Setup of P:
## Optimized_Wallace
module Optimized_Wallace(
    input clk, rst,
    input [15:0] A, B,
    output reg [31:0] PRODUCT
);
export LEC_CHECK = 0
export ABC_AREA = 1
export CAP_MARGIN = 20
export CORE_MARGIN = 2
export CORE_UTILIZATION = 72
export CTS_CLUSTER_DIAMETER = 333
export SETUP_SLACK_MARGIN = 0.3
export SLEW_MARGIN = 20
create_clock -name core_clock -period 1.53 [get_ports {clk}]
run.sh (not shown) runs the stock make flow with config.mk's settings and CLKGATE_MAP_FILE=.
In the summary table, P is marked failed, with error DPL-0033 raised in clock tree synthesis (4_1_cts).
For Q, these inputs were changed with respect to P:
Settings: a deleted SETUP_SLACK_MARGIN that had been 0.3; a deleted ABC_AREA that had been 1; a change of CORE_UTILIZATION from 72 to 40; a deleted CTS_CLUSTER_DIAMETER that had been 333; a change of the clock period (ns, I/O delays scaled along) from 1.53 to 3.0.
==> results <==
- As the logs show, P stopped at clock tree synthesis (4_1_cts) after a tool error, so it never reached the end of the flow.
- Q: flow completed, timing, DRC and antenna clean
- Min fraction of the mapped netlist area in simple logic gates across P and Q: Q
- In the tables for P and Q, die outline height reads higher with Q.
- Changes observed in Q relative to P: core region area went up; initial standard-cell utilization of the core has decreased; number of standard-cell rows in the floorplan increased by about 30% relative to the old numbers.
- Of P and Q, the higher summed standard-cell area reported by yosys belongs to P.
- P -> Q: area enclosed by the die boundary increased by more than half
- Summary of Q over P: synthesized cell count has decreased, weighted congestion at the end of routability-driven global placement has decreased, netlist area before placement has decreased, distinct cell type count after synthesis has increased.
diff inputs: Q => R
Settings: CORE_UTILIZATION changed from 40 to 72; SETUP_SLACK_MARGIN newly set to 0.11; PLACE_DENSITY_LB_ADDON newly set to 0.29; CTS_CLUSTER_SIZE newly set to 14; the clock period (ns, I/O delays scaled along) changed from 3.0 to 0.81.
[summary]
Every stage of the flow completed for Q, and the final layout passed the timing, DRC and antenna checks.
The log for R ends in clock tree synthesis (4_1_cts) with error DPL-0038, so the run never completed.
Comparing Q with R, the count of library flops with an enable pin came out essentially unchanged.
When R is set beside Q, its die boundary height turns out to be about 25% smaller.
Comparing Q and R, the lower post-placement setup slack was measured on R.
Re placed standard-cell area: Q and R aren't equal, and the lower value belongs to Q.
From Q to R, total I/O pin count did not move at all.
R ended with less full die area than Q.
Against Q, R comes in 19 lower on floorplan row count.
Inputs modified between R and S:
Settings: CTS_CLUSTER_SIZE now 24, was 14; CAP_MARGIN now 30, was 20; CORE_ASPECT_RATIO now 0.84, previously not set; SETUP_SLACK_MARGIN no longer set, was 0.11; PLACE_DENSITY_LB_ADDON no longer set, was 0.29; CORE_UTILIZATION now 40, was 72; the clock period (ns, I/O delays scaled along) now 3.0, was 0.81.
==> results <==
S was carried through to the last stage, and its layout satisfied the timing, DRC and antenna checks.
Worst slack at placement: S and R compared, higher one is S
Summary: with R as the reference, cell area after placement in S moved down by a little under 10%.
Average cell area after synthesis: R vs S identical

========
run 1:
Starting RTL as in the previous note.
clock: 3.84 ns
lec_check: 0
cap_margin: 20
cell_pad_in_sites_detail_placement: 0
cell_pad_in_sites_global_placement: 0
core_aspect_ratio: 0.77
core_margin: 2
core_utilization: 40
cts_cluster_size: 30
gpl_routability_driven: 1
gpl_timing_driven: 0
hold_slack_margin: 0.04
place_density_lb_addon: 0.26
slew_margin: 30
tns_end_percent: 45
Run 1: full flow OK, the timing, DRC and antenna checks passed
[inputs] run 2 vs run 1
Settings: GPL_TIMING_DRIVEN removed (was 0); HOLD_SLACK_MARGIN removed (was 0.04); PLACE_DENSITY_LB_ADDON removed (was 0.26); CORE_ASPECT_RATIO removed (was 0.77); SLEW_MARGIN changed from 30 to 20; CELL_PAD_IN_SITES_GLOBAL_PLACEMENT removed (was 0); GPL_ROUTABILITY_DRIVEN removed (was 1); CORE_UTILIZATION changed from 40 to 70; CELL_PAD_IN_SITES_DETAIL_PLACEMENT removed (was 0); SETUP_SLACK_MARGIN newly set to -0.06; TNS_END_PERCENT removed (was 45); CTS_CLUSTER_SIZE changed from 30 to 25; the clock period (ns, I/O delays scaled along) changed from 3.84 to 2.08.
[summary]
Although it ran to completion, run 2 produced a layout that fails the final checks because of negative setup slack. Looking at number of global-route vias before repair across run 2 and run 1, the one that comes out higher is run 2. Run 2 vs run 1: register-to-register slack down. Run 1 → run 2: worst-case headroom to the max-slew limit increased 18 points, area of all placed cells without fillers rose by about 6%, number of non-clock buffers in the layout went up 104, placed cell area up about 3.3%. Share of the clock period used by the worst path after layout: higher on run 2. Run 1 consumes less power than run 2. Setup fix buffers added after clock tree synthesis up 23 in run 2 wrt run 1. From run 1 to run 2 the numbers moved as follows: wire length after detailed routing shows an increase of about 10%; worst setup slack shows a reduction of 0.91 ns. A startpoint-to-endpoint class of the critical path of flip-flop to flip-flop is what run 2 shows, while input pin to flip-flop belongs to run 1.
Changes in run 3 relative to run 2:
Settings: setting ABC_AREA to 1 for the first time; changing SETUP_SLACK_MARGIN from -0.06 to 0.46; changing CAP_MARGIN from 20 to 0; changing the clock period (ns, I/O delays scaled along) from 2.08 to 1.57.
==> results <==
Status(run 3) = ERROR, stage = global routing (5_1_grt)
Average cell area after synthesis on run 3 is down relative to run 2.
Measured against each other, run 3 and run 2 differ in core utilization before placement, the higher figure coming from run 2.
Run 2 has lower post-synthesis net count than run 3.
Compared to run 2, run 3 has synthesized cell count 446 higher.
Comparing run 2 against run 3, there is no change at all in async set-reset flop share out of synthesis.
Relative to run 2, the chip height measured on run 3 has increased by a few percent.
Taking run 3 as 1.0, run 2 lands at 0.812 on placed instance count.
Relative to run 2, post-synthesis simple-gate area fraction has increased by 1.3 points in run 3.
Die area grows by a few percent when moving from run 2 to run 3.
Comparing run 3 and run 2, the higher placed instance area was measured on run 3.
As far as largest buffer count on any clock path goes, run 3 and run 2 are indistinguishable; the numbers are identical.
Power figures rest on the tool's default switching activity, not on a simulated workload.
